--- flow/constraint.sdc ---
create_clock -name core_clock -period 7.36 [get_ports {CLK}]
set_input_delay 1.4720 -clock core_clock [delete_from_list [all_inputs] [get_ports {CLK}]]
set_output_delay 1.4720 -clock core_clock [all_outputs]
set_load 0.01 [all_outputs]
--- flow/run.sh ---
#!/bin/bash
# the make line also repeats each setting of config.mk as NAME=value (left out here)
make -C /OpenROAD-flow-scripts/flow DESIGN_CONFIG=/design/flow/config.mk WORK_HOME=/design/flow/orfs CLKGATE_MAP_FILE= finish
--- flow/design.v ---
`default_nettype none
`timescale 1ns / 1ps
module register(
    input wire [4:0] R_Addr_A,
    input wire [4:0] R_Addr_B,
    input wire [4:0] W_Addr,
    input wire [31:0] W_Data,
    output wire [31:0] R_Data_A,
    output wire [31:0] R_Data_B,
    input wire CLK,
    input wire RST,
    input wire WE
    );
reg [31:0] r [0:31];
assign R_Data_A = r[R_Addr_A];
assign R_Data_B = r[R_Addr_B];
integer i;
always @ (posedge RST or posedge CLK)
begin
	if (RST) begin
		for (i = 0; i < 32; i = i + 1)
			r[i] <= 0;
	end else begin
		if (WE && W_Addr) r[W_Addr] <= W_Data;
	end
end
endmodule
`default_nettype none
`timescale 1ns / 1ps
module ALU(
    input wire [31:0] A,
    input wire [31:0] B,
    input wire [2:0] ALU_OP,
	input wire RST,
    output reg [31:0] F,
    output reg ZF,
    output reg OF
    );
always @* begin
	if (RST) begin
		F = 0;
		ZF = 0;
		OF = 0;
	end else begin
		case (ALU_OP)
			0: begin F = A & B; OF = 0; end
			1: begin F = A | B; OF = 0; end
			2: begin F = A ^ B; OF = 0; end
			3: begin F = ~(A | B); OF = 0; end
			4: begin {OF, F} = A + B; end
			5: begin {OF, F} = A - B; end
			6: begin F = A < B; OF = 0; end
			7: begin {OF, F} = B << A; end
			default: begin F = 0; OF = 0; end
		endcase
		ZF = F == 0 ? 1: 0;
	end
end
endmodule
`default_nettype none
`timescale 1ns / 1ps
module opt(
    input wire [5:0] OP,
    input wire [5:0] func,
    output reg WE,
    output reg [2:0] ALU_OP
    );
always @* begin
	ALU_OP = 3'b000;
	if (!OP) begin
		WE = 1;
		case (func)
			6'b100000: ALU_OP = 3'b100;
			6'b100010: ALU_OP = 3'b101;
			6'b100100: ALU_OP = 3'b000;
			6'b100101: ALU_OP = 3'b001;
			6'b100110: ALU_OP = 3'b010;
			6'b100111: ALU_OP = 3'b011;
			6'b101011: ALU_OP = 3'b110;
			6'b000100: ALU_OP = 3'b111;
		endcase
	end else begin
		WE = 0;
	end
end
endmodule
`default_nettype none
`timescale 1ns / 1ps
module CPU(
    input wire CLK,
    input wire RST,
	output wire [31:0]ALU_OUT,
	output wire ALU_OF,
	output wire ALU_ZF,
	output wire [31:0] dbg_inst,
	output wire [31:0] dbg_a,
    output wire [31:0] dbg_b,
	output wire [2:0] dbg_op,
	output wire reg_write_enable,
	output wire [31:0]alu_output,
	output wire [5:0] inst_addr,
	input wire [31:0] inst_data
    );
reg [31:0] PC;  
always @(posedge CLK or posedge RST)
begin
	if (RST) PC <= 0;
	else begin
		PC <= PC + 4;
	end
end
reg [31:0]inst_code;
always @(posedge CLK or posedge RST)
begin
	if (RST) inst_code <= 0;
	else inst_code <= inst_data;
end
assign dbg_inst = inst_code;
assign inst_addr = PC[7:2];
wire [5:0]op = inst_code[31:26];
wire [4:0]rs = inst_code[25:21];
wire [4:0]rt = inst_code[20:16];
wire [4:0]rd = inst_code[15:11];
wire [5:0]shamt = inst_code[10:6];
wire [5:0]func = inst_code[5:0];
wire [31:0]alu_input_A, alu_input_B;
register r(
	.R_Addr_A(rs),
	.R_Addr_B(rt),
	.W_Addr(rd),
	.R_Data_A(alu_input_A),
	.R_Data_B(alu_input_B),
	.W_Data(alu_output),
	.CLK(CLK),
	.RST(RST),
	.WE(reg_write_enable)
);
wire [2:0]alu_op;
wire alu_of, alu_zf;
opt o(
	.OP(op),
	.func(func),
	.ALU_OP(alu_op),
	.WE(reg_write_enable)
);
ALU a(
	.ALU_OP(alu_op),
	.A(alu_input_A),
	.B(alu_input_B),
	.F(alu_output),
	.OF(alu_of),
	.ZF(alu_zf),
	.RST(RST)
);
assign ALU_OUT = alu_output;
assign ALU_OF = alu_of;
assign ALU_ZF = alu_zf;
assign dbg_a = alu_input_A;
assign dbg_b = alu_input_B;
assign dbg_op = alu_op;
endmodule
--- flow/config.mk ---
export PLATFORM = sky130hd
export DESIGN_NAME = CPU
export DESIGN_NICKNAME = CPU
export VERILOG_FILES = /design/flow/design.v
export SDC_FILE = /design/flow/constraint.sdc
export NUM_CORES = 4
export LEC_CHECK = 0
export ABC_AREA = 0
export CAP_MARGIN = 20
export CELL_PAD_IN_SITES_DETAIL_PLACEMENT = 0
export CELL_PAD_IN_SITES_GLOBAL_PLACEMENT = 2
export CORE_ASPECT_RATIO = 0.89
export CORE_MARGIN = 5
export CORE_UTILIZATION = 39
export CTS_CLUSTER_DIAMETER = 43
export GPL_ROUTABILITY_DRIVEN = 1
export MAX_ROUTING_LAYER = met5
export SETUP_SLACK_MARGIN = 4.81
export SLEW_MARGIN = 25
==> results of run 1 <==
-- area by class of cell --
cell class / instances / area, um^2 / share of cell area, %
antenna: 17 / 42.5 / 0.0510
clock buffer: 199 / 4380 / 5.25
clock inverter: 84 / 1020 / 1.22
inverter: 128 / 584 / 0.700
multi-input combinational: 5184 / 32800 / 39.3
sequential: 1062 / 26600 / 31.9
tap: 2055 / 2570 / 3.08
timing repair buffer: 1744 / 15500 / 18.6
-- metal layers --
layer  part of all wire [%]  up-vias  GRT usage [%]
met3                     13     1413           16.9
li1                       -    28284              -
met1                     38    33767           59.6
met2                     41     5395           63.7
met4                    7.8       18           27.8
met5                  0.031        -              0
-- repair_timing --
action | in CTS | in global routing
setup buffers | 91 | 65
resized | 579 | 352
endpoints found under the setup margin | 1979 | 2138
pin swaps | 110 | 118
cloned | 2 | 0
-- stage by stage --
step | hold WS [ns] | setup TNS [ns]
global placement | 0.387 | -39.16
finish | 0.403 | -38.87
floorplan | 0.444 | 0
global route | 0.410 | -47.82
detailed placement | 0.391 | -40.79
CTS | 0.404 | -41.47
==> reports/metrics.cfg, run 1 <==
[clock_network]
cts.sinks=1062
clk_pin_slew_ns=0.06
cts_tree=yes
cts_buffer_depth=3
clock_latency_ns=0.82
hold_buffers=0
cts_root_buffer=clkbuf_16
htree_levels=4
cts_buffers=155

[placement]
dp_cells=10012
place.gp.congestion=1.05
portBuffers=205
post_dp_cell_area_um2=74100
dp_hpwl_um=263000
post-place-ws_ns=-1.60

[drt]
dr.pass1.iters=8
num_vias=68877
via_per_inst=6.58
post_drt_wl_per_cell_um=36.4
wl_um=382000
drt_iter0_drc=10996
ant_nets=0
drc=0

[hold_path]
worstHoldStart=r.r[0][15]$_DFFE_PP0P_
holdPathEnd=r.r[0][15]$_DFFE_PP0P_
holdPathStages=0
hold_path_class=reg -> reg

[sta]
hold_viol_final=0
period_minus_slack_ns=8.70
max-slew-margin-rel_pct=22.3
skew_ns=0.0530
setup_slack_ns=-1.34
worstMarginPinSlew_ns=1.16
rsz0062_at_grt=true
setup_viol=60
finalCritPeriodShare_pct=118
slew_violations=0
max_freq_mhz=115

[floorplanning]
fp_util_pct=39.4
ioPinCount=206
coreArea_um2=153000
die-area_um2=162000
dieHeight_um=380
num_rows=135
die_x_um=426

[critical_path]
crit_type=reg -> out
critPathTopFamily=simple AND/OR/NAND/NOR gates
critPathLaunch=inst_code[17]$_DFF_PP0_
critPathBufInv=7
path_max_fanout=11
worst_setup_path_start_kind=register
cp_num_cells=27
crit_path_end=ALU_ZF
r2r_cells=31
arrival_ns=7.23
worst_r2r_endpoint=r.r[23][29]$_DFFE_PP0P_
crit_required_ns=5.89
regToRegStartpoint=inst_code[17]$_DFF_PP0_
crit_path_top_delay_cell=or4_4
r2r_setup_slack_ns=0.53
cpPeakStageDelay_ns=0.55
critPathCaptureType=output pin

[logic_synthesis]
numSynthFlops=1062
ys_warn_count=5
ff_type=dfrtp_1
edf_count=0
synth.top_cells.by_area=dfrtp_1, o21ai_0, nand2_1
synth_area_leader_cell=dfrtp_1
top_cell=nand2_1
compound_area_share_pct=21.0
xor_area_share_pct=0.277
synthTopCellsByCount=nand2_1, dfrtp_1, o21ai_0, nand3_1, clkbuf_1
avgSynthCellArea_um2=8.44
syn_area_um2=60100
synth_cell_type_count=103
simple_gate_share_pct=23.6
ys_cells=7123
mux_area_share_pct=2.69
yosysChipArea_um2=60100
ys_sh_adder_pct=2.11
synthArstFlopShare_pct=100
synthesis.nets=7257
postSynthSeqShare_pct=44.2
synthesis.instances=7123
synth_top_area_share_pct=44.2
topCombFamilyByArea=simple AND/OR/NAND/NOR gates

[finish]
final_util_pct=54.7
syn_to_final_growth_pct=38.9
stdcell_count=10473
fill_cells=14261
final_area_um2=83500
final_net_count=8409

[power]
power_density_nw_per_um2=243
seqPwrFrac_pct=30.4
vdd_ir_drop_max_mv=0.235
combPwrFrac_pct=30.8
p_clk_share_pct=38.7
comb-power_mw=6.24
finalPower_mw=20.2
p_switching_mw=6.88
p_seq_mw=6.16
maxPowerGroup=clock
p_leak_nw=39.4
power_clock_mw=7.84
netSwitchingFraction_pct=34.0
p_int_mw=13.4

[outcome]
status=failed layout checks
so.violations=setup timing

[global_route]
grt_pass1_vias=64585
grtUsageTotal_pct=45.6
grt_pass1_wl_um=524000
antenna_found_initial=17
globalRoute.totalOverflow=0
grt_max_degree=150

[flow_run]
cap_violations=0
openroad.warnings=106

==> run 2: changes to the inputs <==
CELL_PAD_IN_SITES_DETAIL_PLACEMENT = 2   (was 0)
CORE_ASPECT_RATIO = 0.82   (was 0.89)
CORE_UTILIZATION = 61   (was 39)
GPL_TIMING_DRIVEN = 1   (was unset)
HOLD_SLACK_MARGIN = 0.09   (was unset)
MIN_ROUTING_LAYER = met1   (was unset)
PLACE_DENSITY = 0.38   (was unset)
TNS_END_PERCENT = 5   (was unset)
clock period = 16.6 ns   (was 7.36 ns; I/O delays follow)
==> run 2 against run 1 <==
The run now fails in global placement without I/O (3_1_place_gp_skip_io); synthesized cell count is the same; synthesized area stayed put; die area fell by 35%.
==> reports/metrics.cfg, run 2 <==
[logic_synthesis]
compound_area_share_pct=21.0  ; unchanged
synth_cell_type_count=103  ; unchanged
synth_top_area_share_pct=44.2  ; unchanged
topCombFamilyByArea=simple AND/OR/NAND/NOR gates
synth_area_leader_cell=dfrtp_1
edf_count=0  ; unchanged
postSynthSeqShare_pct=44.2  ; unchanged
synthesis.instances=7123  ; unchanged
mux_area_share_pct=2.69  ; unchanged
synthesis.nets=7257  ; unchanged
ys_cells=7123  ; unchanged
synthTopCellsByCount=nand2_1, dfrtp_1, o21ai_0, nand3_1, clkbuf_1
ff_type=dfrtp_1
synth.top_cells.by_area=dfrtp_1, o21ai_0, nand2_1
avgSynthCellArea_um2=8.44  ; unchanged
synthArstFlopShare_pct=100  ; unchanged
xor_area_share_pct=0.277  ; unchanged
simple_gate_share_pct=23.6  ; unchanged
ys_sh_adder_pct=2.11  ; unchanged
ys_warn_count=5  ; unchanged
numSynthFlops=1062  ; unchanged
yosysChipArea_um2=60100  ; unchanged
top_cell=nand2_1
syn_area_um2=60100  ; unchanged

[outcome]
firstError=[ERROR GPL-0301] Utilization 114.483 % exceeds 100%.
lastStage=global placement without I/O (3_1_place_gp_skip_io)
status=stopped before the end

[floorplanning]
die_x_um=357  ; -16%
coreArea_um2=98000  ; -36%
die-area_um2=105000  ; -35%
num_rows=104  ; -23%
dieHeight_um=294  ; -23%
fp_util_pct=61.3  ; +22 points

==> run 3: changes to the inputs <==
CELL_PAD_IN_SITES_DETAIL_PLACEMENT = 1   (was 2)
CORE_ASPECT_RATIO = 0.89   (was 0.82)
CORE_UTILIZATION = 40   (was 61)
GPL_TIMING_DRIVEN = unset   (was 1)
HOLD_SLACK_MARGIN = unset   (was 0.09)
MIN_ROUTING_LAYER = unset   (was met1)
PLACE_DENSITY = unset   (was 0.38)
SETUP_SLACK_MARGIN = 0.16   (was 4.81)
TNS_END_PERCENT = unset   (was 5)
clock period = 6.58 ns   (was 16.6 ns; I/O delays follow)
==> run 3 against run 2 <==
Now fails the layout checks on setup timing; synthesized area unchanged; die area rose by 51%; synthesized cell count unchanged.
==> reports/metrics.cfg, run 3 <==
[outcome]
status=failed layout checks
so.violations=setup timing

[flow_run]
cap_violations=0
openroad.warnings=103

[critical_path]
r2r_cells=33
cp_num_cells=31
regToRegStartpoint=inst_code[23]$_DFF_PP0_
crit_path_top_delay_cell=dfrtp_2
cpPeakStageDelay_ns=0.48
crit_top_cell=buf_6
crit_path_end=ALU_ZF
critPathCaptureType=output pin
critPathTopFamily=AND-OR/OR-AND gates
critPathBufInv=10
path_max_fanout=11
worst_r2r_endpoint=r.r[10][29]$_DFFE_PP0P_
r2r_setup_slack_ns=-0.16
arrival_ns=7.29
crit_type=reg -> out
worst_setup_path_start_kind=register
crit_required_ns=5.26
critPathLaunch=inst_code[23]$_DFF_PP0_

[logic_synthesis]
ys_sh_adder_pct=2.11  ; unchanged
compound_area_share_pct=21.0  ; unchanged
ys_warn_count=5  ; unchanged
synth_cell_type_count=103  ; unchanged
topCombFamilyByArea=simple AND/OR/NAND/NOR gates
mux_area_share_pct=2.69  ; unchanged
synthesis.instances=7123  ; unchanged
avgSynthCellArea_um2=8.44  ; unchanged
ys_cells=7123  ; unchanged
syn_area_um2=60100  ; unchanged
synthesis.nets=7257  ; unchanged
synthArstFlopShare_pct=100  ; unchanged
ff_type=dfrtp_1
synth.top_cells.by_area=dfrtp_1, o21ai_0, nand2_1
simple_gate_share_pct=23.6  ; unchanged
synth_top_area_share_pct=44.2  ; unchanged
edf_count=0  ; unchanged
synth_area_leader_cell=dfrtp_1
yosysChipArea_um2=60100  ; unchanged
xor_area_share_pct=0.277  ; unchanged
top_cell=nand2_1
synthTopCellsByCount=nand2_1, dfrtp_1, o21ai_0, nand3_1, clkbuf_1
postSynthSeqShare_pct=44.2  ; unchanged
numSynthFlops=1062  ; unchanged

[sta]
setup_slack_ns=-2.02
skew_ns=0.0695
max_freq_mhz=116
finalCritPeriodShare_pct=131
setup_viol=160
hold_slack_ns=0.406
max-slew-margin-rel_pct=16.9
hold_viol_final=0
worstMarginPinSlew_ns=1.25
period_minus_slack_ns=8.60
rsz0062_at_grt=true
slew_violations=0

[global_route]
antenna_found_initial=38
grtUsageTotal_pct=49.5
grt_pass1_wl_um=558000
globalRoute.totalOverflow=0
grt_max_degree=148
grt_pass1_vias=72229

[clock_network]
cts_root_buffer=clkbuf_16
htree_levels=4
cts_buffer_depth=3
cts_buffers=159
cts.sinks=1062
clk_pin_slew_ns=0.06
cts_tree=yes
hold_buffers=0
clock_latency_ns=0.84

[drt]
num_vias=73882
wl_um=409000
via_per_inst=6.92
ant_nets=0
post_drt_wl_per_cell_um=38.3
drc=0
drt_iter0_drc=11297
dr.pass1.iters=7

[placement]
dp_hpwl_um=276000
place.gp.congestion=1.05
portBuffers=205
dp_cells=10109

[floorplanning]
dieHeight_um=376  ; +28%
num_rows=134  ; +29%
fp_util_pct=40.1  ; -21 points
ioPinCount=206
die-area_um2=158000  ; +51%
coreArea_um2=150000  ; +53%
die_x_um=421  ; +18%

[power]
combPwrFrac_pct=31.8
p_leak_nw=41.0
power_clock_mw=8.95
seqPwrFrac_pct=29.7
power_density_nw_per_um2=266
p_clk_share_pct=38.5
netSwitchingFraction_pct=35.0
p_seq_mw=6.89
maxPowerGroup=clock
p_int_mw=15.1
p_switching_mw=8.14
vdd_ir_drop_max_mv=0.255
comb-power_mw=7.38

[finish]
final_net_count=8669
syn_to_final_growth_pct=45.1
stdcell_count=10675
final_util_pct=58.2

[hold_path]
hold_path_class=reg -> reg
worstHoldStart=r.r[0][19]$_DFFE_PP0P_
holdPathStages=0
holdPathEnd=r.r[0][19]$_DFFE_PP0P_

[run 3: per-layer routing]
metal  vias to the layer above  wire length (um)  GRT usage [%]
li1                      28796                 -              -
met1                     36995            150000           62.0
met2                      6103            165000           69.2
met3                      1962             57100           19.2
met4                        26             37600           35.4
met5                         -               320          0.801
[run 3: final cells by class]
class | count | area, um^2
Clock inverter | 107 | 1250
Sequential cell | 1062 | 26600
Timing Repair Buffer | 2000 | 18300
Clock buffer | 188 | 4240
Multi-Input combinational cell | 5184 | 33700
Fill cell | 16794 | 62500
Antenna cell | 34 | 85.1
Inverter | 128 | 621
Tap cell | 1972 | 2470
[run 3: per-stage QoR]
step | worst slack [ns] | TNS [ns] | instance area (um^2) | power, mW
after detailed placement | -2.14 | -252.10 | 75400 | 12.9
after CTS | -1.83 | -78.71 | 84800 | 22.4
after floorplan | -0.472 | -12.14 | 60700 | 9.53
after global placement | -2.20 | -244.55 | 75400 | 12.9
after global routing | -2.07 | -110.94 | 87100 | 23.7
final | -2.02 | -88.56 | 87200 | 23.2
[run 3: repair_timing]
item / CTS / global route
resized: 869 / 398
setup buffers: 144 / 82
setup endpoints to repair: 681 / 542
cloned: 8 / 1
pin swaps: 154 / 153
==> run 4: changes to the inputs <==
ABC_AREA = unset   (was 0)
CORE_ASPECT_RATIO = unset   (was 0.89)
CORE_MARGIN = 2   (was 5)
CORE_UTILIZATION = 30   (was 40)
CTS_CLUSTER_DIAMETER = unset   (was 43)
MAX_ROUTING_LAYER = unset   (was met5)
PLACE_DENSITY = 0.45   (was unset)
SETUP_SLACK_MARGIN = 0.5   (was 0.16)
SLEW_MARGIN = 20   (was 25)
clock period = 11.4 ns   (was 6.58 ns; I/O delays follow)
==> run 4 against run 3 <==
The run now finishes clean; die area rose by 29%; core utilization fell by 22 points; clock power fell by about 50%; setup slack improved by 2.5 ns; via count fell by 13%; global-route usage fell by 8.6 points; combinational power fell by 61%; critical path type unchanged; largest power group unchanged.
==> reports/metrics.cfg, run 4 <==
[clock_network]
clk_pin_slew_ns=0.06  ; about the same
cts_buffers=137  ; -14%
htree_levels=4  ; unchanged
cts.sinks=1062  ; unchanged
cts_root_buffer=clkbuf_16
cts_buffer_depth=3  ; unchanged
cts_tree=yes
clock_latency_ns=0.81  ; -0.03 ns
hold_buffers=0  ; unchanged

[finish]
final_net_count=7284  ; -16%
syn_to_final_growth_pct=19.6
stdcell_count=9943  ; -6.9%
final_util_pct=36.0  ; -22 points

[logic_synthesis]
edf_count=0  ; unchanged
synth_top_area_share_pct=44.2  ; unchanged
synth_cell_type_count=103  ; unchanged
synthesis.instances=7123  ; unchanged
synthesis.nets=7257  ; unchanged
synth.top_cells.by_area=dfrtp_1, o21ai_0, nand2_1
numSynthFlops=1062  ; unchanged
ff_type=dfrtp_1
compound_area_share_pct=21.0  ; unchanged
syn_area_um2=60100  ; unchanged
ys_cells=7123  ; unchanged
ys_sh_adder_pct=2.11  ; unchanged
topCombFamilyByArea=simple AND/OR/NAND/NOR gates
yosysChipArea_um2=60100  ; unchanged
mux_area_share_pct=2.69  ; unchanged
simple_gate_share_pct=23.6  ; unchanged
synthArstFlopShare_pct=100  ; unchanged
top_cell=nand2_1
postSynthSeqShare_pct=44.2  ; unchanged
ys_warn_count=5  ; unchanged
synth_area_leader_cell=dfrtp_1
xor_area_share_pct=0.277  ; unchanged
synthTopCellsByCount=nand2_1, dfrtp_1, o21ai_0, nand3_1, clkbuf_1
avgSynthCellArea_um2=8.44  ; unchanged

[power]
power_density_nw_per_um2=158  ; -41%
maxPowerGroup=clock
comb-power_mw=2.87  ; -61%
vdd_ir_drop_max_mv=0.156  ; -39%
power_clock_mw=4.51  ; -50%
p_switching_mw=4.03  ; -50%
p_int_mw=7.35  ; -51%
seqPwrFrac_pct=35.2  ; +5.5 points
netSwitchingFraction_pct=35.4  ; +0.37 points
p_seq_mw=4.00  ; -42%
combPwrFrac_pct=25.2  ; -6.6 points
p_clk_share_pct=39.6  ; +1.1 points
p_leak_nw=32.6  ; -21%

[drt]
post_drt_wl_per_cell_um=43.2  ; +13%
dr.pass1.iters=9  ; +2
drt_iter0_drc=8173  ; -28%
wl_um=429000  ; +4.8%
drc=0  ; unchanged
ant_nets=0  ; unchanged
via_per_inst=6.46  ; -6.6%
num_vias=64247  ; -13%

[sta]
worstMarginPinSlew_ns=1.15  ; -0.0923 ns
rsz0062_at_grt=false
max_freq_mhz=91.5
max-slew-margin-rel_pct=23.1  ; +6.2 points
skew_ns=0.0383  ; -0.0312 ns
finalCritPeriodShare_pct=95.9  ; -35 points
hold_viol_final=0  ; unchanged
setup_viol=0  ; -100%
fin_setup_tns_ns=0  ; +88.56 ns
period_minus_slack_ns=10.93
slew_violations=0  ; unchanged
setup_slack_ns=0.472  ; +2.50 ns

[placement]
dp_cells=9590  ; -5.1%
post-place-ws_ns=0.421  ; +2.56 ns
dp_hpwl_um=277000  ; +0.61%
portBuffers=205  ; unchanged
place.gp.congestion=0.960  ; -8.9%

[global_route]
grt_pass1_vias=62417  ; -14%
grtUsageTotal_pct=40.9  ; -8.6 points
grt_max_degree=122  ; -18%
grt_pass1_wl_um=575000  ; +3.0%
globalRoute.totalOverflow=0  ; unchanged
antenna_found_initial=50  ; +32%

[critical_path]
cp_num_cells=25  ; -19%
critPathTopFamily=AND-OR/OR-AND gates
worst_r2r_endpoint=r.r[23][29]$_DFFE_PP0P_
critPathLaunch=inst_code[23]$_DFF_PP0_
r2r_setup_slack_ns=3.53  ; +3.69 ns
cpPeakStageDelay_ns=0.61  ; +0.13 ns
path_max_fanout=12  ; +1
worst_setup_path_start_kind=register
r2r_cells=24  ; -27%
arrival_ns=8.65  ; +1.36 ns
crit_required_ns=9.12  ; +3.86 ns
critPathCaptureType=output pin
crit_path_top_delay_cell=dfrtp_4
crit_type=reg -> out
crit_path_end=ALU_ZF
critPathBufInv=5  ; -5
regToRegStartpoint=inst_code[23]$_DFF_PP0_

[floorplanning]
die_x_um=452  ; +7.3%
coreArea_um2=199000  ; +33%
dieHeight_um=452  ; +20%
fp_util_pct=30.1  ; -10 points
ioPinCount=206  ; unchanged
die-area_um2=204000  ; +29%
num_rows=164  ; +22%

[hold_path]
holdPathEnd=r.r[0][25]$_DFFE_PP0P_
worstHoldStart=r.r[0][25]$_DFFE_PP0P_
holdPathStages=0  ; unchanged
hold_path_class=reg -> reg

[flow_run]
openroad.warnings=98  ; -4.9%
cap_violations=0  ; unchanged

[outcome]
status=no timing/DRC/antenna violations

## run 4: cell type report
cell class | instances | area [um^2]
fillers | 22911 | 128000
multi-input cells | 5192 | 31200
flip-flops and latches | 1062 | 26600
repair buffers | 629 | 5640
clock buffers | 200 | 3990
well taps | 2656 | 3320
inverters | 128 | 519
clock inverters | 43 | 500
diodes | 33 | 82.6
## run 4: per-stage QoR
step | total power [mW] | instance area (um^2) | hold slack [ns]
final | 11.4 | 71900 | 0.404
after global routing | 11.7 | 71800 | 0.417
after CTS | 11.3 | 71000 | 0.406
after detailed placement | 6.76 | 65900 | 0.391
after global placement | 6.77 | 65900 | 0.389
after floorplan | 5.43 | 60100 | 0.444
## run 4: metal layers
metal,track usage (%),vias to the layer above,share of wire (%)
met1,53.8,33495,41
met5,0,-,0.054
met2,60.9,3688,43
li1,-,26011,-
met4,23.0,28,6.4
met3,10.3,1025,9.0
## run 4: what timing repair did
action,in CTS,in global routing
endpoints found under the hold margin,0,0
setup buffers,24,44
gates cloned,5,4
pin swaps,11,14
gates resized,70,74
setup endpoints to repair,26,9
==> run 5: changes to the inputs <==
ABC_AREA = 0   (was unset)
CELL_PAD_IN_SITES_DETAIL_PLACEMENT = 2   (was 1)
CORE_ASPECT_RATIO = 1.6   (was unset)
CORE_MARGIN = 5   (was 2)
CORE_UTILIZATION = 34   (was 30)
CTS_CLUSTER_DIAMETER = 43   (was unset)
GPL_TIMING_DRIVEN = 0   (was unset)
HOLD_SLACK_MARGIN = 0.09   (was unset)
MAX_ROUTING_LAYER = met5   (was unset)
MIN_ROUTING_LAYER = met2   (was unset)
PLACE_DENSITY = unset   (was 0.45)
SETUP_SLACK_MARGIN = 4.81   (was 0.5)
SLEW_MARGIN = 25   (was 20)
clock period = 16.6 ns   (was 11.4 ns; I/O delays follow)
==> run 5 against run 4 <==
The run now fails in global routing (5_1_grt); synthesized area is the same; synthesized cell count is the same; die area shrank 9.0%.
==> reports/metrics.cfg, run 5 <==
[logic_synthesis]
topCombFamilyByArea=simple AND/OR/NAND/NOR gates
mux_area_share_pct=2.69  ; unchanged
compound_area_share_pct=21.0  ; unchanged
synthTopCellsByCount=nand2_1, dfrtp_1, o21ai_0, nand3_1, clkbuf_1
avgSynthCellArea_um2=8.44  ; unchanged
simple_gate_share_pct=23.6  ; unchanged
synth_top_area_share_pct=44.2  ; unchanged
xor_area_share_pct=0.277  ; unchanged
ys_sh_adder_pct=2.11  ; unchanged
synth_area_leader_cell=dfrtp_1
ys_warn_count=5  ; unchanged
synthesis.instances=7123  ; unchanged
ff_type=dfrtp_1
syn_area_um2=60100  ; unchanged
postSynthSeqShare_pct=44.2  ; unchanged
top_cell=nand2_1
yosysChipArea_um2=60100  ; unchanged
numSynthFlops=1062  ; unchanged
ys_cells=7123  ; unchanged
edf_count=0  ; unchanged
synthArstFlopShare_pct=100  ; unchanged
synth.top_cells.by_area=dfrtp_1, o21ai_0, nand2_1
synthesis.nets=7257  ; unchanged
synth_cell_type_count=103  ; unchanged

[placement]
portBuffers=205  ; unchanged
place.gp.congestion=1.37  ; +43%
dp_hpwl_um=424000  ; +53%
dp_cells=9846  ; +2.7%

[clock_network]
htree_levels=4  ; unchanged
cts_buffers=157  ; +15%
cts.sinks=1062  ; unchanged
cts_buffer_depth=4  ; +1
hold_buffers=0  ; unchanged
cts_root_buffer=clkbuf_16

[outcome]
firstError=[ERROR GRT-0116] Global routing finished with congestion. Check the congestion regions in the DRC Viewer.
status=stopped before the end
lastStage=global routing (5_1_grt)

[floorplanning]
ioPinCount=206  ; unchanged
dieHeight_um=542  ; +20%
fp_util_pct=34.1  ; +4.0 points
coreArea_um2=176000  ; -12%
num_rows=195  ; +19%
die-area_um2=186000  ; -9.0%
die_x_um=342  ; -24%

[global_route]
grtUsageTotal_pct=99.7
globalRoute.totalOverflow=5141

[run 5: timing repair]
item	CTS
gates cloned	1
gates resized	743
setup buffers	88
pin swaps	54
endpoints found under the setup margin	159
[run 5: through the flow]
step	instance area (um^2)	setup WS [ns]
CTS	78400	4.69
detailed placement	69600	-0.148
global placement	65100	-1.49
floorplan	60100	5.40
[run 5: metal layers]
layer  overflow  track usage, %
met1          -               -
met2       1415            99.1
met3       2397             104
met4        955            95.3
met5        374            95.8
==> run 6: changes to the inputs <==
ABC_AREA = unset   (was 0)
CAP_MARGIN = 10   (was 20)
CELL_PAD_IN_SITES_DETAIL_PLACEMENT = 1   (was 2)
CELL_PAD_IN_SITES_GLOBAL_PLACEMENT = 1   (was 2)
CORE_ASPECT_RATIO = unset   (was 1.6)
CORE_MARGIN = 2   (was 5)
CORE_UTILIZATION = 18   (was 34)
CTS_CLUSTER_DIAMETER = unset   (was 43)
CTS_CLUSTER_SIZE = 29   (was unset)
GPL_TIMING_DRIVEN = unset   (was 0)
HOLD_SLACK_MARGIN = unset   (was 0.09)
MAX_ROUTING_LAYER = unset   (was met5)
MIN_ROUTING_LAYER = met1   (was met2)
PLACE_DENSITY_LB_ADDON = 0.01   (was unset)
SETUP_SLACK_MARGIN = 1.16   (was 4.81)
SLEW_MARGIN = 20   (was 25)
clock period = 9.44 ns   (was 16.6 ns; I/O delays follow)
==> run 6 against run 5 <==
Synthesized area unchanged; die area increased by 82%; now clean on timing, DRC and antenna; synthesized cell count unchanged.
==> reports/metrics.cfg, run 6 <==
[clock_network]
clk_pin_slew_ns=0.07
htree_levels=4  ; unchanged
cts.sinks=1062  ; unchanged
cts_buffers=159  ; +1.3%
cts_root_buffer=clkbuf_16
hold_buffers=0  ; unchanged
clock_latency_ns=0.91
cts_buffer_depth=4  ; unchanged
cts_tree=yes

[flow_run]
cap_violations=0
openroad.warnings=103

[drt]
via_per_inst=5.29
drc=0
wl_um=522000
dr.pass1.iters=6
ant_nets=0
drt_iter0_drc=5784
num_vias=65017
post_drt_wl_per_cell_um=42.5

[critical_path]
worst_setup_path_start_kind=register
cpPeakStageDelay_ns=0.62
r2r_cells=32
crit_path_end=ALU_ZF
path_max_fanout=18
crit_top_cell=buf_4
critPathBufInv=8
r2r_setup_slack_ns=2.52
crit_required_ns=7.55
crit_type=reg -> out
cp_cell_sequence=buf_4 > and3b_4 > buf_4 > bufbuf_16 > and3_1 > a2111oi_1 > nand4_1 > o22a_2 > inv_1 > ha_1 > buf_4 > or4_1 > o311a_4 > a21oi_4 > buf_6 > a21oi_2 > xnor2_1 > a221oi_2 > a31oi_2 > buf_4 > nor4_4 > nand4b_1 > nor2_1 > buf_2
regToRegStartpoint=inst_code[23]$_DFF_PP0_
critPathCaptureType=output pin
crit_path_top_delay_cell=a2111oi_1
cp_num_cells=24
critPathTopFamily=AND-OR/OR-AND gates
worst_r2r_endpoint=r.r[1][26]$_DFFE_PP0P_
arrival_ns=7.24
critPathLaunch=inst_code[24]$_DFF_PP0_

[logic_synthesis]
ys_sh_adder_pct=2.11  ; unchanged
ff_type=dfrtp_1
synth_top_area_share_pct=44.2  ; unchanged
yosysChipArea_um2=60100  ; unchanged
postSynthSeqShare_pct=44.2  ; unchanged
syn_area_um2=60100  ; unchanged
numSynthFlops=1062  ; unchanged
synth.top_cells.by_area=dfrtp_1, o21ai_0, nand2_1
synth_cell_type_count=103  ; unchanged
edf_count=0  ; unchanged
synthArstFlopShare_pct=100  ; unchanged
top_cell=nand2_1
synthTopCellsByCount=nand2_1, dfrtp_1, o21ai_0, nand3_1, clkbuf_1
compound_area_share_pct=21.0  ; unchanged
avgSynthCellArea_um2=8.44  ; unchanged
ys_warn_count=5  ; unchanged
synthesis.instances=7123  ; unchanged
synth_area_leader_cell=dfrtp_1
ys_cells=7123  ; unchanged
synthesis.nets=7257  ; unchanged
mux_area_share_pct=2.69  ; unchanged
xor_area_share_pct=0.277  ; unchanged
simple_gate_share_pct=23.6  ; unchanged
topCombFamilyByArea=simple AND/OR/NAND/NOR gates

[floorplanning]
fp_util_pct=18.1  ; -16 points
die-area_um2=339000  ; +82%
ioPinCount=206  ; unchanged
coreArea_um2=333000  ; +89%
die_x_um=582  ; +70%
dieHeight_um=582  ; +7.4%
num_rows=212  ; +8.7%

[sta]
max-slew-margin-rel_pct=19.4
setup_viol=0
skew_ns=0.0716
finalCritPeriodShare_pct=96.7
worstMarginPinSlew_ns=1.21
max_freq_mhz=110
hold_viol_final=0
hold_slack_ns=0.404
slew_violations=0
rsz0062_at_grt=true
period_minus_slack_ns=9.13

[power]
power_density_nw_per_um2=189
netSwitchingFraction_pct=36.5
p_int_mw=10.0
comb-power_mw=4.79
p_leak_nw=37.2
vdd_ir_drop_max_mv=0.123
p_seq_mw=4.83
seqPwrFrac_pct=30.7
p_clk_share_pct=38.9
maxPowerGroup=clock
power_clock_mw=6.13
combPwrFrac_pct=30.4
p_switching_mw=5.76

[finish]
fill_cells=37970
syn_to_final_growth_pct=38.5
final_net_count=7882
final_area_um2=83200
final_util_pct=25.0

[placement]
dp_hpwl_um=356000  ; -16%
portBuffers=205  ; unchanged
place.gp.congestion=0.868  ; -37%
post_dp_cell_area_um2=72100  ; +3.6%

[outcome]
status=no timing/DRC/antenna violations

[global_route]
antenna_found_initial=69
grtUsageTotal_pct=30.0
globalRoute.totalOverflow=0
grt_max_degree=120
grt_pass1_wl_um=683000
grt_pass1_vias=65559

[hold_path]
holdPathStages=0
worstHoldStart=r.r[0][25]$_DFFE_PP0P_
holdPathEnd=r.r[0][25]$_DFFE_PP0P_
hold_path_class=reg -> reg

run 6: routing by layer:
metal | vias up | wire length [um] | share of wire [%] | GRT usage [%]
li1 | 27229 | - | - | -
met3 | 597 | 24200 | 4.6 | 3.47
met5 | - | 41 | 0.0079 | 0
met1 | 34907 | 239000 | 46 | 41.2
met4 | 6 | 19400 | 3.7 | 9.67
met2 | 2278 | 240000 | 46 | 48.8
run 6: final cells by class:
type,instances,area (um^2),area share [%]
Clock inverter,42,420,0.505
Inverter,128,567,0.681
Clock buffer,236,4640,5.57
Multi-Input combinational cell,5184,33200,39.9
Timing Repair Buffer,1213,12200,14.7
Antenna cell,37,92.6,0.111
Sequential cell,1062,26600,32.0
Tap cell,4387,5490,6.60
run 6: metrics by stage:
stage               instances  setup TNS [ns]  power [mW]  setup slack, ns
global route            12258               0        16.3           0.0970
floorplan                7123               0        6.56             1.12
detailed placement      11729           -5.15        9.05           -0.679
finish                  12289               0        15.8            0.315
global placement        11726           -4.03        9.07           -0.658
CTS                     12203               0        15.7            0.197
run 6: timing repair:
item,in CTS,in global routing
cloned,8,2
pin swaps,119,107
setup endpoints to repair,97,66
resized,605,372
setup buffers,188,47
==> run 7: changes to the inputs <==
ABC_AREA = 0   (was unset)
CAP_MARGIN = 20   (was 10)
CELL_PAD_IN_SITES_GLOBAL_PLACEMENT = 2   (was 1)
CORE_ASPECT_RATIO = 1.6   (was unset)
CORE_MARGIN = 5   (was 2)
CORE_UTILIZATION = 34   (was 18)
CTS_CLUSTER_DIAMETER = 43   (was unset)
CTS_CLUSTER_SIZE = unset   (was 29)
GPL_TIMING_DRIVEN = 0   (was unset)
MAX_ROUTING_LAYER = met4   (was unset)
MIN_ROUTING_LAYER = met2   (was met1)
PLACE_DENSITY_LB_ADDON = unset   (was 0.01)
SETUP_SLACK_MARGIN = 4.81   (was 1.16)
SLEW_MARGIN = 25   (was 20)
clock period = 16.6 ns   (was 9.44 ns; I/O delays follow)
==> run 7 against run 6 <==
The run now fails in global routing (5_1_grt); die area is 45% lower; synthesized cell count stayed put; synthesized area stayed put.
==> reports/metrics.cfg, run 7 <==
[logic_synthesis]
ys_sh_adder_pct=2.11  ; unchanged
numSynthFlops=1062  ; unchanged
mux_area_share_pct=2.69  ; unchanged
edf_count=0  ; unchanged
postSynthSeqShare_pct=44.2  ; unchanged
synthArstFlopShare_pct=100  ; unchanged
ys_warn_count=5  ; unchanged
synthTopCellsByCount=nand2_1, dfrtp_1, o21ai_0, nand3_1, clkbuf_1
topCombFamilyByArea=simple AND/OR/NAND/NOR gates
top_cell=nand2_1
synthesis.instances=7123  ; unchanged
synth_cell_type_count=103  ; unchanged
compound_area_share_pct=21.0  ; unchanged
ys_cells=7123  ; unchanged
synth.top_cells.by_area=dfrtp_1, o21ai_0, nand2_1
simple_gate_share_pct=23.6  ; unchanged
synthesis.nets=7257  ; unchanged
synth_top_area_share_pct=44.2  ; unchanged
xor_area_share_pct=0.277  ; unchanged
syn_area_um2=60100  ; unchanged
ff_type=dfrtp_1
synth_area_leader_cell=dfrtp_1
avgSynthCellArea_um2=8.44  ; unchanged
yosysChipArea_um2=60100  ; unchanged

[outcome]
status=stopped before the end
firstError=[ERROR GRT-0116] Global routing finished with congestion. Check the congestion regions in the DRC Viewer.
lastStage=global routing (5_1_grt)

[floorplanning]
fp_util_pct=34.1  ; +16 points
die_x_um=342  ; -41%
coreArea_um2=176000  ; -47%
ioPinCount=206  ; unchanged
dieHeight_um=542  ; -6.9%
num_rows=195  ; -8.0%
die-area_um2=186000  ; -45%

[clock_network]
cts.sinks=1062  ; unchanged
cts_buffer_depth=4  ; unchanged
cts_buffers=156  ; -1.9%
htree_levels=4  ; unchanged
hold_buffers=0  ; unchanged
cts_root_buffer=clkbuf_16

[global_route]
globalRoute.totalOverflow=7087
grtUsageTotal_pct=102

[placement]
dp_hpwl_um=407000  ; +15%
place.gp.congestion=1.45  ; +67%
portBuffers=205  ; unchanged
post_dp_cell_area_um2=69500  ; -3.6%

-- run 7: timing repair --
action	CTS
gates cloned	0
setup buffers	64
resized	686
setup endpoints to repair	95
pin swaps	50
-- run 7: metal layers --
layer	global-route usage [%]	GRT overflow
met2	101	2101
met1	-	-
met3	108	3998
met4	93.5	988
met5	-	-
-- run 7: stage by stage --
step | worst slack (ns) | utilization, % | instances | setup TNS (ns)
detailed placement | 0.814 | 39.4 | 9834 | 0
CTS | 4.72 | 44.0 | 10163 | 0
global placement | -1.42 | 37.0 | 9692 | -26.30
floorplan | 5.40 | - | 7123 | 0
==> run 8: changes to the inputs <==
ABC_AREA = unset   (was 0)
CORE_ASPECT_RATIO = unset   (was 1.6)
CORE_MARGIN = 10   (was 5)
CORE_UTILIZATION = 30   (was 34)
CTS_CLUSTER_DIAMETER = unset   (was 43)
CTS_CLUSTER_SIZE = 35   (was unset)
GPL_TIMING_DRIVEN = unset   (was 0)
MAX_ROUTING_LAYER = unset   (was met4)
MIN_ROUTING_LAYER = unset   (was met2)
PLACE_DENSITY = 0.45   (was unset)
SETUP_SLACK_MARGIN = unset   (was 4.81)
SLEW_MARGIN = 20   (was 25)
clock period = 12.0 ns   (was 16.6 ns; I/O delays follow)
==> run 8 against run 7 <==
Now clean on timing, DRC and antenna; die area increased by 18%; synthesized cell count unchanged; synthesized area unchanged.
==> reports/metrics.cfg, run 8 <==
[clock_network]
cts_buffer_depth=3  ; -1
cts.sinks=1062  ; unchanged
clock_latency_ns=0.83
cts_buffers=137  ; -12%
cts_tree=yes
cts_root_buffer=clkbuf_16
htree_levels=4  ; unchanged
clk_pin_slew_ns=0.06

[logic_synthesis]
compound_area_share_pct=21.0  ; unchanged
synth_cell_type_count=103  ; unchanged
synthArstFlopShare_pct=100  ; unchanged
top_cell=nand2_1
avgSynthCellArea_um2=8.44  ; unchanged
ys_sh_adder_pct=2.11  ; unchanged
synth.top_cells.by_area=dfrtp_1, o21ai_0, nand2_1
synthesis.instances=7123  ; unchanged
synthesis.nets=7257  ; unchanged
synth_area_leader_cell=dfrtp_1
ys_warn_count=5  ; unchanged
edf_count=0  ; unchanged
ff_type=dfrtp_1
postSynthSeqShare_pct=44.2  ; unchanged
synth_top_area_share_pct=44.2  ; unchanged
mux_area_share_pct=2.69  ; unchanged
simple_gate_share_pct=23.6  ; unchanged
xor_area_share_pct=0.277  ; unchanged
ys_cells=7123  ; unchanged
synthTopCellsByCount=nand2_1, dfrtp_1, o21ai_0, nand3_1, clkbuf_1
numSynthFlops=1062  ; unchanged
yosysChipArea_um2=60100  ; unchanged
topCombFamilyByArea=simple AND/OR/NAND/NOR gates
syn_area_um2=60100  ; unchanged

[hold_path]
holdPathEnd=r.r[0][4]$_DFFE_PP0P_
worstHoldStart=r.r[0][4]$_DFFE_PP0P_
holdPathStages=0
hold_path_class=reg -> reg

[global_route]
globalRoute.totalOverflow=0
grt_pass1_vias=62240
grt_pass1_wl_um=564000
antenna_found_initial=39
grt_max_degree=152
grtUsageTotal_pct=36.9

[power]
p_leak_nw=32.1
comb-power_mw=2.61
power_clock_mw=4.33
p_seq_mw=3.81
combPwrFrac_pct=24.3
p_int_mw=6.95
finalPower_mw=10.7
power_density_nw_per_um2=152
netSwitchingFraction_pct=35.3
maxPowerGroup=clock
p_clk_share_pct=40.3
seqPwrFrac_pct=35.4
p_switching_mw=3.80
vdd_ir_drop_max_mv=0.152

[critical_path]
crit_path_end=ALU_ZF
path_max_fanout=31
cp_num_cells=24
cpPeakStageDelay_ns=0.83
cp_cell_sequence=and3b_4 > and3_4 > a2111oi_2 > nand3_1 > or4_4 > o21a_1 > buf_4 > ha_1 > fa_1 > a211oi_1 > o21a_1 > nor3_1 > o221ai_1 > o21ai_0 > a211oi_1 > nor2_1 > a31oi_1 > nor2_1 > a211oi_1 > o22ai_2 > nor4_1 > nand4b_1 > nor2_1 > clkdlybuf4s50_1
critPathLaunch=inst_code[25]$_DFF_PP0_
critPathTopFamily=AND-OR/OR-AND gates
r2r_setup_slack_ns=3.31
arrival_ns=9.39
crit_path_top_delay_cell=dfrtp_2
critPathBufInv=2
crit_type=reg -> out
critPathCaptureType=output pin
worst_r2r_endpoint=r.r[3][29]$_DFFE_PP0P_
r2r_cells=27
worst_setup_path_start_kind=register
regToRegStartpoint=inst_code[22]$_DFF_PP0_
crit_required_ns=9.60

[drt]
met1_length_um=176000
dr.max_layer_used=met5
drc=0
wl_um=418000
num_vias=63732
route.met2.wl_um=181000
post_drt_wl_per_cell_um=42.5
drt_iter0_drc=8359
ant_nets=0
met3_length_um=36100
dr.pass1.iters=8
via_per_inst=6.48

[floorplanning]
die_x_um=468  ; +37%
num_rows=164  ; -16%
fp_util_pct=30.1  ; -4.0 points
ioPinCount=206  ; unchanged
die-area_um2=219000  ; +18%
dieHeight_um=468  ; -14%
coreArea_um2=199000  ; +13%

[flow_run]
cap_violations=0
openroad.warnings=103

[finish]
fill_cells=23002
final_util_pct=35.4
final_area_um2=70500
syn_to_final_growth_pct=17.4
stdcell_count=9838
final_net_count=7190

[placement]
dp_cells=9548  ; -2.9%
post_dp_cell_area_um2=65600  ; -5.5%
place.gp.congestion=0.922  ; -36%
post-place-ws_ns=0.893  ; +0.0782 ns
dp_hpwl_um=277000  ; -32%
portBuffers=205  ; unchanged

[sta]
period_minus_slack_ns=11.79
hold_viol_final=0
setup_slack_ns=0.212
max-slew-margin-rel_pct=9.53
fin_setup_tns_ns=0
setup_viol=0
hold_slack_ns=0.404
finalCritPeriodShare_pct=98.2
rsz0062_at_grt=false
skew_ns=0.0460
slew_violations=0
worstMarginPinSlew_ns=1.32
max_freq_mhz=84.8

[outcome]
status=no timing/DRC/antenna violations

==> run 8: what timing repair did <==
item | 4_1_cts | 5_1_grt
buffers inserted | 0 | 22
setup endpoints to repair | 0 | 3
hold buffers | 0 | 0
endpoints found under the hold margin | 0 | 0
gates resized | 0 | 23
==> run 8: final cells by class <==
class / instances / area, um^2 / share of cell area (%)
Clock inverter: 44 / 578 / 0.819
Inverter: 128 / 505 / 0.717
Multi-Input combinational cell: 5186 / 30800 / 43.6
Sequential cell: 1062 / 26600 / 37.7
Tap cell: 2656 / 3320 / 4.71
Clock buffer: 198 / 3960 / 5.62
Antenna cell: 23 / 57.6 / 0.0816
Timing Repair Buffer: 541 / 4740 / 6.71
==> run 8: per-layer routing <==
layer	global-route usage, %	vias up
met5	0	-
met4	19.5	8
met3	7.79	956
met2	55.3	3678
met1	49.6	33300
li1	-	25790
==> run 9: changes to the inputs <==
CELL_PAD_IN_SITES_DETAIL_PLACEMENT = 0   (was 1)
CORE_MARGIN = 2   (was 10)
CORE_UTILIZATION = 50   (was 30)
CTS_CLUSTER_SIZE = 93   (was 35)
SETUP_SLACK_MARGIN = 0.5   (was unset)
clock period = 6.76 ns   (was 12.0 ns; I/O delays follow)
==> run 9 against run 8 <==
Largest power group is now combinational logic; combinational power grew to 2.7 times the previous value; setup slack lost 2.0 ns; critical endpoint unchanged; total power grew 92%; routed wire length shrank 12%; sequential power grew 76%; the layout now fails its checks (setup timing).
==> reports/metrics.cfg, run 9 <==
[floorplanning]
die-area_um2=123000  ; -44%
ioPinCount=206  ; unchanged
fp_util_pct=50.2  ; +20 points
num_rows=127  ; -23%
dieHeight_um=351  ; -25%
coreArea_um2=120000  ; -40%
die_x_um=351  ; -25%

[flow_run]
openroad.warnings=102  ; -0.97%
cap_violations=0  ; unchanged

[clock_network]
cts_tree=yes
hold_buffers=0  ; unchanged
htree_levels=3  ; -1
cts_root_buffer=clkbuf_16
cts_buffers=115  ; -16%
cts_buffer_depth=3  ; unchanged
clk_pin_slew_ns=0.06  ; about the same
clock_latency_ns=0.81  ; -0.02 ns
cts.sinks=1062  ; unchanged

[critical_path]
worst_r2r_endpoint=r.r[27][27]$_DFFE_PP0P_
cp_num_cells=31  ; +29%
crit_type=reg -> out
path_max_fanout=5  ; -84%
critPathBufInv=8  ; +6
crit_path_end=ALU_ZF
critPathTopFamily=simple AND/OR/NAND/NOR gates
cpPeakStageDelay_ns=0.45  ; -0.38 ns
arrival_ns=7.20  ; -2.19 ns
critPathLaunch=inst_code[24]$_DFF_PP0_
crit_required_ns=5.41  ; -4.19 ns
r2r_cells=28  ; +3.7%
critPathCaptureType=output pin
crit_top_cell=buf_4
regToRegStartpoint=inst_code[24]$_DFF_PP0_
r2r_setup_slack_ns=0.13  ; -3.18 ns
crit_path_top_delay_cell=dfrtp_2
worst_setup_path_start_kind=register

[finish]
fill_cells=9395  ; -59%
comb_area_um2=33600  ; +9.2%
syn_to_final_growth_pct=39.6
final-seq-area_um2=26600  ; about the same
final_net_count=8452  ; +18%

[power]
p_int_mw=13.6  ; +95%
maxPowerGroup=combinational logic
seqPwrFrac_pct=32.4  ; -3.0 points
power_density_nw_per_um2=247  ; +62%
p_clk_share_pct=33.5  ; -6.8 points
p_seq_mw=6.70  ; +76%
netSwitchingFraction_pct=34.4  ; -0.89 points
combPwrFrac_pct=34.1  ; +9.8 points
finalPower_mw=20.7  ; +92%
comb-power_mw=7.05  ; +170%
p_switching_mw=7.12  ; +88%
vdd_ir_drop_max_mv=0.330  ; +120%
p_leak_nw=39.6  ; +23%
power_clock_mw=6.93  ; +60%

[hold_path]
holdPathEnd=r.r[0][24]$_DFFE_PP0P_
holdPathStages=0  ; unchanged
hold_path_class=reg -> reg
worstHoldStart=r.r[0][24]$_DFFE_PP0P_

[placement]
portBuffers=205  ; unchanged
place.gp.congestion=1.19  ; +29%
dp_hpwl_um=238000  ; -14%

[logic_synthesis]
syn_area_um2=60100  ; unchanged
simple_gate_share_pct=23.6  ; unchanged
compound_area_share_pct=21.0  ; unchanged
synthesis.instances=7123  ; unchanged
xor_area_share_pct=0.277  ; unchanged
synthArstFlopShare_pct=100  ; unchanged
synth_cell_type_count=103  ; unchanged
ys_warn_count=5  ; unchanged
yosysChipArea_um2=60100  ; unchanged
mux_area_share_pct=2.69  ; unchanged
postSynthSeqShare_pct=44.2  ; unchanged
ff_type=dfrtp_1
ys_cells=7123  ; unchanged
topCombFamilyByArea=simple AND/OR/NAND/NOR gates
numSynthFlops=1062  ; unchanged
ys_sh_adder_pct=2.11  ; unchanged
top_cell=nand2_1
synthTopCellsByCount=nand2_1, dfrtp_1, o21ai_0, nand3_1, clkbuf_1
synthesis.nets=7257  ; unchanged
synth.top_cells.by_area=dfrtp_1, o21ai_0, nand2_1
edf_count=0  ; unchanged
avgSynthCellArea_um2=8.44  ; unchanged
synth_top_area_share_pct=44.2  ; unchanged
synth_area_leader_cell=dfrtp_1

[sta]
setup_slack_ns=-1.79  ; -2.00 ns
hold_viol_final=0  ; unchanged
worstMarginPinSlew_ns=1.27  ; -0.0538 ns
max_freq_mhz=117
setup_viol=66  ; +66
period_minus_slack_ns=8.55
slew_violations=0  ; unchanged
finalCritPeriodShare_pct=126  ; +28 points
skew_ns=0.0713  ; +0.0253 ns
hold_slack_ns=0.405  ; +0.000936 ns
rsz0062_at_grt=true
fin_setup_tns_ns=-65.43  ; -65.43 ns
max-slew-margin-rel_pct=15.4  ; +5.9 points

[global_route]
grt_max_degree=139  ; -8.6%
grt_pass1_wl_um=504000  ; -11%
globalRoute.totalOverflow=0  ; unchanged
grt_pass1_vias=66889  ; +7.5%
grtUsageTotal_pct=57.8  ; +21 points
antenna_found_initial=28  ; -28%

[outcome]
so.violations=setup timing
status=failed layout checks

[drt]
drc=0  ; unchanged
ant_nets=0  ; unchanged
drt_iter0_drc=13803  ; +65%
post_drt_wl_per_cell_um=36.4  ; -14%
wl_um=366000  ; -12%
via_per_inst=7.22  ; +12%
num_vias=72650  ; +14%
dr.pass1.iters=12  ; +4

## run 9: through the flow
| step | utilization, % | cells | instance area [um^2] | setup slack (ns) |
|---|---|---|---|---|
| floorplan | - | 7123 | 60700 | -0.328 |
| global placement | 61.4 | 9587 | 73500 | -1.74 |
| detailed placement | 61.4 | 9587 | 73500 | -1.78 |
| CTS | 68.3 | 9949 | 81700 | -1.47 |
| global route | 70.0 | 10025 | 83800 | -1.77 |
| finish | 70.1 | 10056 | 83900 | -1.79 |
## run 9: layout make-up
cell class,instances,share of cell area [%]
Clock inverter,43,0.794
Multi-Input combinational cell,5184,40.1
Inverter,128,0.732
Antenna cell,34,0.101
Clock buffer,166,4.05
Sequential cell,1062,31.7
Timing Repair Buffer,1827,20.1
Tap cell,1612,2.40
## run 9: what timing repair did
action,CTS,global route
setup buffers,144,68
gates resized,949,310
cloned,9,5
pin swaps,194,120
endpoints found under the setup margin,595,589
hold endpoints to repair,0,0
## run 9: metal layers
metal	up-vias	global-route usage (%)	wire length, um	part of all wire, %
met4	24	49.2	42300	12
met3	2604	30.7	64300	18
li1	28341	-	-	-
met2	7527	76.1	138000	38
met1	34154	67.9	120000	33
met5	-	5.46	1120	0.31
==> run 10: changes to the inputs <==
CAP_MARGIN = 5   (was 20)
CELL_PAD_IN_SITES_DETAIL_PLACEMENT = 2   (was 0)
CELL_PAD_IN_SITES_GLOBAL_PLACEMENT = 0   (was 2)
CORE_MARGIN = 10   (was 2)
CORE_UTILIZATION = 30   (was 50)
CTS_CLUSTER_SIZE = 35   (was 93)
GPL_ROUTABILITY_DRIVEN = 0   (was 1)
GPL_TIMING_DRIVEN = 0   (was unset)
HOLD_SLACK_MARGIN = 0.13   (was unset)
MIN_ROUTING_LAYER = met2   (was unset)
SETUP_SLACK_MARGIN = -0.16   (was 0.5)
SLEW_MARGIN = 30   (was 20)
TNS_END_PERCENT = 55   (was unset)
clock period = 12.0 ns   (was 6.76 ns; I/O delays follow)
==> run 10 against run 9 <==
The flow now stops in global routing (5_1_grt); synthesized cell count did not move; die area rose by 78%; synthesized area did not move.
==> reports/metrics.cfg, run 10 <==
[clock_network]
hold_buffers=0  ; unchanged
cts_buffers=134  ; +17%
cts_root_buffer=clkbuf_16
cts_buffer_depth=3  ; unchanged
htree_levels=4  ; +1
cts.sinks=1062  ; unchanged

[logic_synthesis]
synthTopCellsByCount=nand2_1, dfrtp_1, o21ai_0, nand3_1, clkbuf_1
ys_warn_count=5  ; unchanged
postSynthSeqShare_pct=44.2  ; unchanged
synth_cell_type_count=103  ; unchanged
numSynthFlops=1062  ; unchanged
ys_sh_adder_pct=2.11  ; unchanged
compound_area_share_pct=21.0  ; unchanged
synth_top_area_share_pct=44.2  ; unchanged
ff_type=dfrtp_1
yosysChipArea_um2=60100  ; unchanged
avgSynthCellArea_um2=8.44  ; unchanged
synthArstFlopShare_pct=100  ; unchanged
xor_area_share_pct=0.277  ; unchanged
synthesis.nets=7257  ; unchanged
synthesis.instances=7123  ; unchanged
ys_cells=7123  ; unchanged
synth.top_cells.by_area=dfrtp_1, o21ai_0, nand2_1
top_cell=nand2_1
mux_area_share_pct=2.69  ; unchanged
synth_area_leader_cell=dfrtp_1
topCombFamilyByArea=simple AND/OR/NAND/NOR gates
syn_area_um2=60100  ; unchanged
simple_gate_share_pct=23.6  ; unchanged
edf_count=0  ; unchanged

[placement]
post_dp_cell_area_um2=68800  ; -6.4%
portBuffers=205  ; unchanged
dp_hpwl_um=371000  ; +56%
post-place-ws_ns=-3.23  ; -1.45 ns

[floorplanning]
num_rows=164  ; +29%
ioPinCount=206  ; unchanged
dieHeight_um=468  ; +33%
fp_util_pct=30.1  ; -20 points
coreArea_um2=199000  ; +67%
die-area_um2=219000  ; +78%
die_x_um=468  ; +33%

[outcome]
lastStage=global routing (5_1_grt)
firstError=[ERROR GRT-0116] Global routing finished with congestion. Check the congestion regions in the DRC Viewer.
status=stopped before the end

[global_route]
globalRoute.totalOverflow=5421
grtUsageTotal_pct=90.3

## run 10: per-stage QoR
stage / std cells / utilization [%]
after floorplan: 7123 / -
after global placement: 9984 / 32.8
after detailed placement: 10084 / 34.5
after CTS: 10319 / 37.3
## run 10: what timing repair did
item | CTS
gates cloned | 0
buffers inserted | 20
gates resized | 275
setup endpoints to repair | 89
pin swaps | 12
## run 10: routing by layer
metal / overflow / GRT usage [%]
met1: - / -
met2: 1198 / 89.8
met3: 3093 / 98.2
met4: 752 / 79.6
met5: 378 / 86.5
==> run 11: changes to the inputs <==
CAP_MARGIN = 20   (was 5)
CELL_PAD_IN_SITES_DETAIL_PLACEMENT = 0   (was 2)
CELL_PAD_IN_SITES_GLOBAL_PLACEMENT = 2   (was 0)
CORE_MARGIN = 2   (was 10)
CORE_UTILIZATION = 46   (was 30)
CTS_CLUSTER_SIZE = unset   (was 35)
GPL_ROUTABILITY_DRIVEN = 1   (was 0)
GPL_TIMING_DRIVEN = unset   (was 0)
HOLD_SLACK_MARGIN = unset   (was 0.13)
MIN_ROUTING_LAYER = unset   (was met2)
PLACE_DENSITY = unset   (was 0.45)
PLACE_DENSITY_LB_ADDON = 0.12   (was unset)
SETUP_SLACK_MARGIN = 0.5   (was -0.16)
SLEW_MARGIN = 20   (was 30)
TNS_END_PERCENT = unset   (was 55)
clock period = 6.12 ns   (was 12.0 ns; I/O delays follow)
==> run 11 against run 10 <==
Synthesized cell count unchanged; synthesized area unchanged; the layout now fails its checks (setup timing); die area decreased by 39%.
==> reports/metrics.cfg, run 11 <==
[drt]
num_vias=73058
wl_um=375000
ant_nets=0
drc=0
via_per_inst=7.05
dr.pass1.iters=15
drt_iter0_drc=14679
post_drt_wl_per_cell_um=36.2

[logic_synthesis]
topCombFamilyByArea=simple AND/OR/NAND/NOR gates
ff_type=dfrtp_1
avgSynthCellArea_um2=8.44  ; unchanged
synth_area_leader_cell=dfrtp_1
synth_cell_type_count=103  ; unchanged
synthArstFlopShare_pct=100  ; unchanged
ys_warn_count=5  ; unchanged
postSynthSeqShare_pct=44.2  ; unchanged
simple_gate_share_pct=23.6  ; unchanged
top_cell=nand2_1
synth_top_area_share_pct=44.2  ; unchanged
xor_area_share_pct=0.277  ; unchanged
synthesis.instances=7123  ; unchanged
compound_area_share_pct=21.0  ; unchanged
synthTopCellsByCount=nand2_1, dfrtp_1, o21ai_0, nand3_1, clkbuf_1
numSynthFlops=1062  ; unchanged
syn_area_um2=60100  ; unchanged
yosysChipArea_um2=60100  ; unchanged
mux_area_share_pct=2.69  ; unchanged
edf_count=0  ; unchanged
synth.top_cells.by_area=dfrtp_1, o21ai_0, nand2_1
ys_cells=7123  ; unchanged
synthesis.nets=7257  ; unchanged
ys_sh_adder_pct=2.11  ; unchanged

[clock_network]
hold_buffers=0  ; unchanged
cts_buffer_depth=3  ; unchanged
htree_levels=3  ; -1
cts_buffers=118  ; -12%
clock_latency_ns=0.80
cts_tree=yes
cts_root_buffer=clkbuf_16
cts.sinks=1062  ; unchanged
clk_pin_slew_ns=0.07

[outcome]
so.violations=setup timing
status=failed layout checks

[global_route]
grtUsageTotal_pct=54.5
top_usage_layer=met2
grt_pass1_vias=66755
globalRouteMet3Util_pct=27.2
globalRoute.totalOverflow=0
antenna_found_initial=28
use_met1_pct=65.7
grt_max_degree=179
grt_pass1_wl_um=513000
use_met2_pct=71.9

[finish]
stdcell_count=10365
final_area_um2=85600
fill_cells=10650
syn_to_final_growth_pct=42.3
final_net_count=8643

[placement]
portBuffers=205  ; unchanged
dp_cells=9873  ; -2.1%
dp_hpwl_um=241000  ; -35%
post-place-ws_ns=-2.35  ; +0.887 ns
post_dp_cell_area_um2=75000  ; +9.0%
place.gp.congestion=1.15

[power]
p_leak_nw=40.5
comb-power_mw=7.76
seqPwrFrac_pct=32.1
power_density_nw_per_um2=269
netSwitchingFraction_pct=34.4
p_switching_mw=7.92
p_int_mw=15.1
p_clk_share_pct=34.2
vdd_ir_drop_max_mv=0.248
combPwrFrac_pct=33.7
maxPowerGroup=clock
p_seq_mw=7.39
power_clock_mw=7.89

[critical_path]
crit_top_cell=buf_6
regToRegStartpoint=inst_code[24]$_DFF_PP0_
crit_required_ns=4.90
crit_type=reg -> out
cpPeakStageDelay_ns=0.64
critPathLaunch=inst_code[24]$_DFF_PP0_
arrival_ns=7.20
cp_num_cells=30
crit_path_end=ALU_ZF
path_max_fanout=4
crit_path_top_delay_cell=or4_4
worst_setup_path_start_kind=register
critPathTopFamily=AND-OR/OR-AND gates
critPathBufInv=9
r2r_setup_slack_ns=-0.45
critPathCaptureType=output pin
worst_r2r_endpoint=r.r[23][20]$_DFFE_PP0P_
r2r_cells=35

[floorplanning]
coreArea_um2=130000  ; -35%
num_rows=132  ; -20%
dieHeight_um=365  ; -22%
die_x_um=365  ; -22%
fp_util_pct=46.4  ; +16 points
ioPinCount=206  ; unchanged
die-area_um2=134000  ; -39%

[sta]
rsz0062_at_grt=true
max_freq_mhz=119
worstMarginPinSlew_ns=1.25
fin_setup_tns_ns=-237.90
slew_violations=0
hold_viol_final=0
hold_slack_ns=0.404
setup_slack_ns=-2.31
period_minus_slack_ns=8.43
max-slew-margin-rel_pct=16.7
setup_viol=684
skew_ns=0.0624
finalCritPeriodShare_pct=138

[flow_run]
cap_violations=0
openroad.warnings=113

[hold_path]
holdPathStages=0
holdPathEnd=r.r[0][29]$_DFFE_PP0P_
hold_path_class=reg -> reg
worstHoldStart=r.r[0][29]$_DFFE_PP0P_

[run 11: stage by stage]
stage	util [%]	power (mW)
finish	66.0	23.0
global route	66.0	23.4
CTS	64.2	22.1
detailed placement	57.8	13.6
global placement	57.8	13.5
floorplan	-	10.2
[run 11: per-layer routing]
layer | vias up | part of all wire (%) | wire, um
li1 | 28702 | - | -
met1 | 34556 | 34 | 126000
met2 | 7368 | 38 | 142000
met3 | 2392 | 17 | 64400
met4 | 40 | 11 | 41000
met5 | - | 0.29 | 1090
[run 11: layout make-up]
type | count | area (um^2) | share of cell area (%)
timing repair buffer | 2015 | 18500 | 21.6
antenna | 19 | 47.5 | 0.0556
clock buffer | 160 | 3400 | 3.98
multi-input combinational | 5184 | 33500 | 39.1
clock inverter | 55 | 798 | 0.933
inverter | 128 | 604 | 0.706
sequential | 1062 | 26600 | 31.1
tap | 1742 | 2180 | 2.55
[run 11: repair_timing]
action	4_1_cts	5_1_grt
cloned	11	5
setup buffers	161	78
gates resized	869	404
hold endpoints to repair	0	0
pin swaps	171	148
endpoints found under the setup margin	1079	866
Power is estimated from default activity; no workload was simulated.
